Setup of v13:
==> flow/design.v <==
`timescale 1ns/1ps
module array_mult_top (
    input             clk,
    input      [15:0] a,
    input      [15:0] b,
    output reg [31:0] p
);
    reg  [15:0] a_q, b_q;
    wire [31:0] prod;
    array_multiplier u_mult (
        .in_A(a_q),
        .in_B(b_q),
        .prod_out(prod)
    );
    always @(posedge clk) begin
        a_q <= a;
        b_q <= b;
        p   <= prod;
    end
endmodule

`timescale 1ns/1ps
module array_multiplier (
    input  [15:0] in_A,
    input  [15:0] in_B,
    output [31:0] prod_out
);
    wire [15:0] pp [15:0];   
    genvar i, j;
    generate
        for (i = 0; i < 16; i = i + 1) begin : GEN_PP_ROW
            for (j = 0; j < 16; j = j + 1) begin : GEN_PP_COL
                assign pp[i][j] = in_A[j] & in_B[i];
            end
        end
    endgenerate
    wire [31:0] row_sum [15:0];
    wire [31:0] row_carry [15:0];
    assign row_sum[0]   = {16'b0, pp[0]};
    assign row_carry[0] = 32'b0;
    genvar r;
    generate
        for (r = 1; r < 16; r = r + 1) begin : ADDER_ROWS
            wire [31:0] shifted_pp = { {16 - r{1'b0}}, pp[r], {r{1'b0}} };
            adder32 ADD_STAGE (
                .in_a(row_sum[r-1]),
                .in_b(shifted_pp),
                .cin(1'b0),
                .sum(row_sum[r]),
                .cout(row_carry[r])
            );
        end
    endgenerate
    assign prod_out = row_sum[15];
endmodule
module adder32 (
    input  [31:0] in_a,
    input  [31:0] in_b,
    input         cin,
    output [31:0] sum,
    output        cout
);
    wire [31:0] carry;
    genvar k;
    full_adder FA0 (.a(in_a[0]), .b(in_b[0]), .cin(cin), .sum(sum[0]), .cout(carry[0]));
    generate
        for (k = 1; k < 32; k = k + 1) begin : FA_CHAIN
            full_adder FAi (.a(in_a[k]), .b(in_b[k]), .cin(carry[k-1]), .sum(sum[k]), .cout(carry[k]));
        end
    endgenerate
    assign cout = carry[31];
endmodule
module full_adder (
    input  a,
    input  b,
    input  cin,
    output sum,
    output cout
);
    assign sum  = a ^ b ^ cin;
    assign cout = (a & b) | (b & cin) | (a & cin);
endmodule
Settings: LEC_CHECK=0, ABC_AREA=1, CAP_MARGIN=20, CORE_MARGIN=2, CORE_UTILIZATION=72, CTS_CLUSTER_DIAMETER=364, PLACE_DENSITY_LB_ADDON=0.01, SETUP_SLACK_MARGIN=-0.82, SLEW_MARGIN=20, TNS_END_PERCENT=40; clock period 16.1 ns.
run.sh (not shown) runs the stock make flow with config.mk's settings and CLKGATE_MAP_FILE=.
The flow completed for v13, but it is not clean: the layout still shows negative setup slack.
Here is what was changed in the inputs of v49 compared with v13.
- SETUP_SLACK_MARGIN now -1.61, was -0.82
- ABC_AREA no longer set, was 1
- CTS_CLUSTER_SIZE now 32, previously not set
- PLACE_DENSITY now 0.35, previously not set
- CTS_CLUSTER_DIAMETER now 397, was 364
- PLACE_DENSITY_LB_ADDON no longer set, was 0.01
- TNS_END_PERCENT no longer set, was 40
Findings:
- What the final checks of v49 revealed, after a flow that finished every stage, was a layout that fails on negative setup slack.
- Utilization v13 -> v49: up
- Summary of v49 over v13: met2 capacity usage during global routing shrank by 2.4 points, met2 layer wire length in the routed design lower, shortest period the worst path allows saw an increase, final area decreased about 3%, worst setup slack went down by 0.27 ns.
- v49 vs v13 on critical path depth: v49 is the lower one.
- Measured against each other, v13 and v49 differ in hold slack, the higher figure coming from v13.
- As of v49, wire length of the first global-routing pass had fallen by a little under 10% compared to v13.
Input-level comparison between v1 and v49:
- swapping 72 for 40 in CORE_UTILIZATION
- swapping 0.35 for 0.6 in PLACE_DENSITY
- clearing CTS_CLUSTER_DIAMETER, which used to be 397
- clearing SETUP_SLACK_MARGIN, which used to be -1.61
- clearing CTS_CLUSTER_SIZE, which used to be 32
- swapping 16.1 for 20.0 in the clock period (ns, I/O delays scaled along)
Apart from v49, each of v49 and v1 ends the flow with a layout that passes the timing, design-rule and antenna checks. In the tables for v49 and v1, wire length the detailed router placed on met1 reads higher with v49. In v1, the total instance count after detailed placement came out 14% above the value in v49. Sort v49 and v1 by time the final worst path needs with I/O delays and setup, descending, and v1 comes first. Per the comparison of v1 with v49, overall via count from detail_route now smaller; number of ordinary and repair buffers in the finished layout now smaller. Compared v49 against v1; maximum clock skew at final layout within noise. Sort v49 and v1 by HPWL after detailed placement desc -> top: v49. Lower post-detailed-routing wire length among v49 and v1: v1.
Inputs modified between v1 and v32:
- CORE_ASPECT_RATIO newly set to 0.5
- CORE_UTILIZATION changed from 40 to 53
- GPL_TIMING_DRIVEN newly set to 1
- CTS_CLUSTER_SIZE newly set to 100
- ABC_AREA newly set to 1
- TNS_END_PERCENT newly set to 20
- CTS_CLUSTER_DIAMETER newly set to 156
Notes after the runs:
Setup slack in v32 is larger than in v1.
The run showing the greater fraction of standard cell area that is sequential is v1.
v1 -> v32: ratio of final minimum period to clock period flat
Clock skew: v32 worse than v1
Delta (v32 minus v1): overall die height went down by 52 um, total of cells resized after clock tree synthesis went down by 8.
### v32 -> v44
- changing ABC_AREA from 1 to 0
- changing CTS_CLUSTER_DIAMETER from 156 to 322
==> results <==
v44: all stages complete, timing, DRC and antenna checks passed
On v44: worst hold path stage count is 2 lower than what v32 gave.
Cmp v44 and v32 / logic area / lower: v32
The core of v44 is more densely filled than that of v32.
Lower post-layout period usage of the worst path among v44 and v32: v44
On v44: layout buffer count excluding clock buffers is 1 lower than what v32 gave.
Between v44 and v32, it is v44 whose overall routed net length is lower, by 3.1%.
The number of violations of the max-capacitance limit of v44 and that of v32 are within noise of each other.
Diff v32 -> v44 | yosys stat chip area | down by a little under 10%


## run 1
RTL: the design.v shown in full above, as it stands there.
clock: 9.2 ns
lec_check: 0
cap_margin: 5
core_margin: 2
core_utilization: 70
cts_cluster_diameter: 380
cts_cluster_size: 15
hold_slack_margin: 0.29
setup_slack_margin: -0.56
slew_margin: 20
Every stage of run 1 finished as expected; the final checks, on the other hand, flagged setup timing, which means the layout fails.
--- input diff run 1..run 2 ---
# run 1
export LEC_CHECK = 0
export CAP_MARGIN = 5
export CORE_MARGIN = 2
export CORE_UTILIZATION = 70
export CTS_CLUSTER_DIAMETER = 380
export CTS_CLUSTER_SIZE = 15
export HOLD_SLACK_MARGIN = 0.29
export SETUP_SLACK_MARGIN = -0.56
export SLEW_MARGIN = 20
create_clock -name core_clock -period 9.2 [get_ports {clk}]
# run 2
export LEC_CHECK = 0
export CAP_MARGIN = 20
export CORE_MARGIN = 2
export CORE_UTILIZATION = 18
export PLACE_DENSITY = 0.6
export SLEW_MARGIN = 20
create_clock -name core_clock -period 24.6 [get_ports {clk}]
Notes after the runs:
- Run 2 has completed all stages; timing, DRC and antenna checks passed.
- Per the comparison of run 2 with run 1, final area moved down; wire length on met1 moved up.
diff inputs: run 2 => run 3
# run 2
export LEC_CHECK = 0
export CAP_MARGIN = 20
export CORE_MARGIN = 2
export CORE_UTILIZATION = 18
export PLACE_DENSITY = 0.6
export SLEW_MARGIN = 20
create_clock -name core_clock -period 24.6 [get_ports {clk}]
# run 3
export LEC_CHECK = 0
export CAP_MARGIN = 20
export CORE_MARGIN = 2
export CORE_UTILIZATION = 59
export SETUP_SLACK_MARGIN = 2.76
export SLEW_MARGIN = 20
create_clock -name core_clock -period 13.6 [get_ports {clk}]
==> comparison <==
Apart from run 3, each of run 2 and run 3 ends the flow with a layout that passes the timing, design-rule and antenna checks. As far as count of distinct cell types in the synthesized netlist goes, run 3 and run 2 are indistinguishable; the numbers are identical. Worst hold slack is higher on run 2. Delta (run 3 minus run 2): clock network area share up 0.52 points, cell row count fell 45%. | detailed route wirelength on metal2 | run 3 vs run 2 | 260 um lower |. Taking run 3 as 1.0, run 2 lands at 3.2 on full die area. Looking only at non-clock buffer count, and setting everything else aside, the lower value of run 2 and run 3 goes to run 2. Side by side, cell count turned out lower in run 3 than in run 2.
diff inputs: run 3 => run 4
# run 3
export LEC_CHECK = 0
export CAP_MARGIN = 20
export CORE_MARGIN = 2
export CORE_UTILIZATION = 59
export SETUP_SLACK_MARGIN = 2.76
export SLEW_MARGIN = 20
create_clock -name core_clock -period 13.6 [get_ports {clk}]
# run 4
export LEC_CHECK = 0
export CAP_MARGIN = 20
export CORE_MARGIN = 2
export CORE_UTILIZATION = 55
export PLACE_DENSITY = 0.6
export SLEW_MARGIN = 20
create_clock -name core_clock -period 19.6 [get_ports {clk}]
Findings:
Every run in run 4 and run 3 closed cleanly, with the single exception of run 3.
Run 3 had finished all stages when the layout checks came back failing, citing setup timing.
Worst setup slack, run 4 and run 3: higher on run 4
Diff run 3 -> run 4: final-stage net count now smaller, number of clock-tree buffers in the layout shrank by 3, placed instance count decreased by 11 relative to the old numbers, critical path depth shrank by 1.


RTL: the design.v shown in full above, as it stands there.
==> flow/config.mk <==
export PLATFORM = sky130hd
export DESIGN_NAME = array_mult_top
export DESIGN_NICKNAME = array_mult_top
export VERILOG_FILES = /design/flow/design.v
export SDC_FILE = /design/flow/constraint.sdc
export NUM_CORES = 4
export LEC_CHECK = 0
export CAP_MARGIN = 0
export CORE_MARGIN = 9
export CORE_UTILIZATION = 59
export CTS_CLUSTER_SIZE = 93
export GPL_ROUTABILITY_DRIVEN = 1
export GPL_TIMING_DRIVEN = 0
export MIN_ROUTING_LAYER = met2
export PLACE_DENSITY = 0.91
export SETUP_SLACK_MARGIN = 3.33
export SLEW_MARGIN = 15
export TNS_END_PERCENT = 50
==> flow/constraint.sdc <==
create_clock -name core_clock -period 12.0 [get_ports {clk}]
set_input_delay 2.4000 -clock core_clock [delete_from_list [all_inputs] [get_ports {clk}]]
set_output_delay 2.4000 -clock core_clock [all_outputs]
set_load 0.01 [all_outputs]
The starting point finished but fails on negative setup slack.
Then changed:
Settings changed: CAP_MARGIN 0 to 20, CORE_UTILIZATION 59 to 17, CTS_CLUSTER_DIAMETER set to 96.
The new run finished but failed the layout checks on negative setup slack.
Count of clock-buffer cells in the layout decreases by 2.
Via count went down by a few percent.
Area after synthesis does not change.
Then changed:
Settings changed: CORE_MARGIN 9 to 2, CORE_UTILIZATION 17 to 66, CTS_CLUSTER_DIAMETER 96 to not set, CTS_CLUSTER_SIZE 93 to not set, GPL_ROUTABILITY_DRIVEN 1 to not set, GPL_TIMING_DRIVEN 0 to not set, MIN_ROUTING_LAYER met2 to not set, PLACE_DENSITY 0.91 to not set, SETUP_SLACK_MARGIN 3.33 to 1.6, SLEW_MARGIN 15 to 20, TNS_END_PERCENT 50 to not set.
Clock period 12.0 ns to 9.2 ns, I/O delays scaled along.
The changed run reached the layout checks and failed them: negative setup slack.
Critical path depth came out lower by 1.
Global-route usage goes up by 14 points.
Clock skew barely changes.
Wire length falls by 31%.
Fmax came out higher by 1.9%.
Register-to-register slack degrades by 2.4 ns.
Then changed:
Settings changed: ABC_AREA set to 1, CORE_UTILIZATION 66 to 72, PLACE_DENSITY set to 0.6, SETUP_SLACK_MARGIN 1.6 to not set.
Clock period 9.2 ns to 18.9 ns, I/O delays scaled along.
The changed run ran to the end with violations: negative setup slack.
Via count is higher by 15%.
Clock skew came out higher by 0.0034 ns.
Setup slack is better by 9.5 ns.
Wire length rose by 2.9%.
Die size falls by 0.90%.
Critical path depth rose by 10.
Final area rose by 0.94%.
First-iteration DRC count increases by 18%.
Then changed:
Settings changed: ABC_AREA 1 to not set, CORE_UTILIZATION 72 to 58, PLACE_DENSITY 0.6 to not set.
Clock period 18.9 ns to 11.0 ns, I/O delays scaled along.
Outcome:
- The new run completed and failed the layout checks on negative setup slack
- count of clock-buffer cells in the layout decreases by 2
- maximum frequency grows by 1.2%
- setup slack degrades by 7.7 ns
Then changed:
Settings changed: CORE_UTILIZATION 58 to 40, PLACE_DENSITY set to 0.6.
Clock period 11.0 ns to 19.6 ns, I/O delays scaled along.
Effect: With this change the flow passed the timing, design-rule and antenna checks. Cell count climbs by 7.3%. Synthesized area does not change. Die area climbs by 43%. Core utilization drops by 23 points. Worst setup slack improved by 8.2 ns. Final area drops by 1.5%. Global-route usage drops by 6.5 points. Synthesized cell count stays the same.


// array_mult_top: RTL as listed in full above, without the edits since
Settings: LEC_CHECK=0, ABC_AREA=1, CAP_MARGIN=20, CORE_MARGIN=2, CORE_UTILIZATION=72, CTS_CLUSTER_DIAMETER=227, PLACE_DENSITY_LB_ADDON=0.01, SETUP_SLACK_MARGIN=-0.57, SLEW_MARGIN=20, TNS_END_PERCENT=40; clock period 16.1 ns.
The starting point finished but failed the layout checks on setup timing.
Rerun with:
Settings changed: CORE_UTILIZATION 72 to 68, CTS_CLUSTER_DIAMETER 227 to default, PLACE_DENSITY from default to 0.6, PLACE_DENSITY_LB_ADDON 0.01 to default, SETUP_SLACK_MARGIN -0.57 to default, TNS_END_PERCENT 40 to default.
Clock period 16.1 ns to 24.6 ns, I/O delays scaled along.
Effect:
- Now the flow produced a clean layout
- count of clock-buffer cells in the layout does not change
- utilization decreases by 9.4 points
- final cell count stays flat
- critical path depth fell by 4
Rerun with:
Settings changed: ABC_AREA 1 to default, SETUP_SLACK_MARGIN from default to 2.75, TNS_END_PERCENT from default to 5.
Clock period 24.6 ns to 20.0 ns, I/O delays scaled along.
Wire length is higher by 6.2%. Synthesized area went down by about 7.5%. Setup slack degrades by 3500 ps. Core utilization increases by 7.3 points. Maximum frequency goes up by about 6%. Register-to-register slack got worse by 3500 ps. Non-clock buffer count grows by 7. Count of clock-buffer cells in the layout is unchanged. Die size decreases by about 7%. Flip-flop count does not change.
Rerun with:
Settings changed: CELL_PAD_IN_SITES_DETAIL_PLACEMENT from default to 2, CELL_PAD_IN_SITES_GLOBAL_PLACEMENT from default to 1, CORE_UTILIZATION 68 to 40, CTS_CLUSTER_SIZE from default to 65, MAX_ROUTING_LAYER from default to met4, SETUP_SLACK_MARGIN 2.75 to default, SLEW_MARGIN 20 to 5, TNS_END_PERCENT 5 to default.
After rerunning: The changed run completed with no timing, DRC or antenna violations; hold slack loses 11 ps; global-route usage went down by 6.5 points; wire length climbs by 26%; final cell count climbs by 14%; synthesized cell count does not change.
Rerun with:
Settings changed: CELL_PAD_IN_SITES_GLOBAL_PLACEMENT 1 to default, CORE_ASPECT_RATIO from default to 1.18, CTS_CLUSTER_DIAMETER from default to 274, CTS_CLUSTER_SIZE 65 to 74, MAX_ROUTING_LAYER met4 to default, MIN_ROUTING_LAYER from default to met2, PLACE_DENSITY 0.6 to default, SLEW_MARGIN 5 to 30, TNS_END_PERCENT from default to 10.
The new run finished with setup timing left.
Setup slack degrades by 570 ps.
Area after synthesis stays the same.
Final area is lower slightly.
Global-route usage grows by 17 points.
Utilization rises by 0.13 points.


RTL: the design.v shown in full above, as it stands there.
export LEC_CHECK = 0
export ABC_AREA = 0
export CAP_MARGIN = 20
export CORE_MARGIN = 2
export CORE_UTILIZATION = 31
export CTS_CLUSTER_DIAMETER = 322
export CTS_CLUSTER_SIZE = 100
export GPL_TIMING_DRIVEN = 1
export PLACE_DENSITY = 0.6
export SLEW_MARGIN = 20
export TNS_END_PERCENT = 20
create_clock -name core_clock -period 20.0 [get_ports {clk}]
Change:
--- a/flow/config.mk
+++ b/flow/config.mk
@@ -6,12 +6,13 @@
 export NUM_CORES = 4
 export LEC_CHECK = 0
-export ABC_AREA = 0
+export ABC_AREA = 1
 export CAP_MARGIN = 20
+export CORE_ASPECT_RATIO = 0.5
 export CORE_MARGIN = 2
-export CORE_UTILIZATION = 31
+export CORE_UTILIZATION = 62
 export CTS_CLUSTER_DIAMETER = 322
 export CTS_CLUSTER_SIZE = 100
 export GPL_TIMING_DRIVEN = 1
-export PLACE_DENSITY = 0.6
+export PLACE_DENSITY_LB_ADDON = 0.3
 export SLEW_MARGIN = 20
 export TNS_END_PERCENT = 20
What happened:
- non-clock buffer count rises by 4
- global-route usage came out higher by 12 points
- utilization increases by 33 points
- die area drops by 45%
Change:
==> flow/config.mk (replaced) <==
export PLATFORM = sky130hd
export DESIGN_NAME = array_mult_top
export DESIGN_NICKNAME = array_mult_top
export VERILOG_FILES = /design/flow/design.v
export SDC_FILE = /design/flow/constraint.sdc
export NUM_CORES = 4
export LEC_CHECK = 0
export CAP_MARGIN = 20
export CELL_PAD_IN_SITES_DETAIL_PLACEMENT = 2
export CORE_ASPECT_RATIO = 1.92
export CORE_MARGIN = 2
export CORE_UTILIZATION = 40
export SLEW_MARGIN = 20
=>
- routed wire length came out higher by well over a third
Change:
--- a/flow/config.mk
+++ b/flow/config.mk
@@ -7,7 +7,9 @@
 export LEC_CHECK = 0
 export CAP_MARGIN = 20
-export CELL_PAD_IN_SITES_DETAIL_PLACEMENT = 2
-export CORE_ASPECT_RATIO = 1.92
 export CORE_MARGIN = 2
-export CORE_UTILIZATION = 40
+export CORE_UTILIZATION = 72
+export CTS_CLUSTER_SIZE = 14
+export PLACE_DENSITY_LB_ADDON = 0.03
+export SETUP_SLACK_MARGIN = 2.75
 export SLEW_MARGIN = 20
+export TNS_END_PERCENT = 5
Clock skew goes down by 0.0030 ns.
Routed wire length goes down by about 37%.
Fmax goes up by 2.2%.
Design area goes down by about 1.9%.
Sequential cell count does not change.
Via count goes down by 3.7%.
Core utilization goes up by 38 points.
Worst setup slack is better by 0.42 ns.
Count of clock-buffer cells in the layout goes up by 1.
Non-clock buffer count goes up by 3.
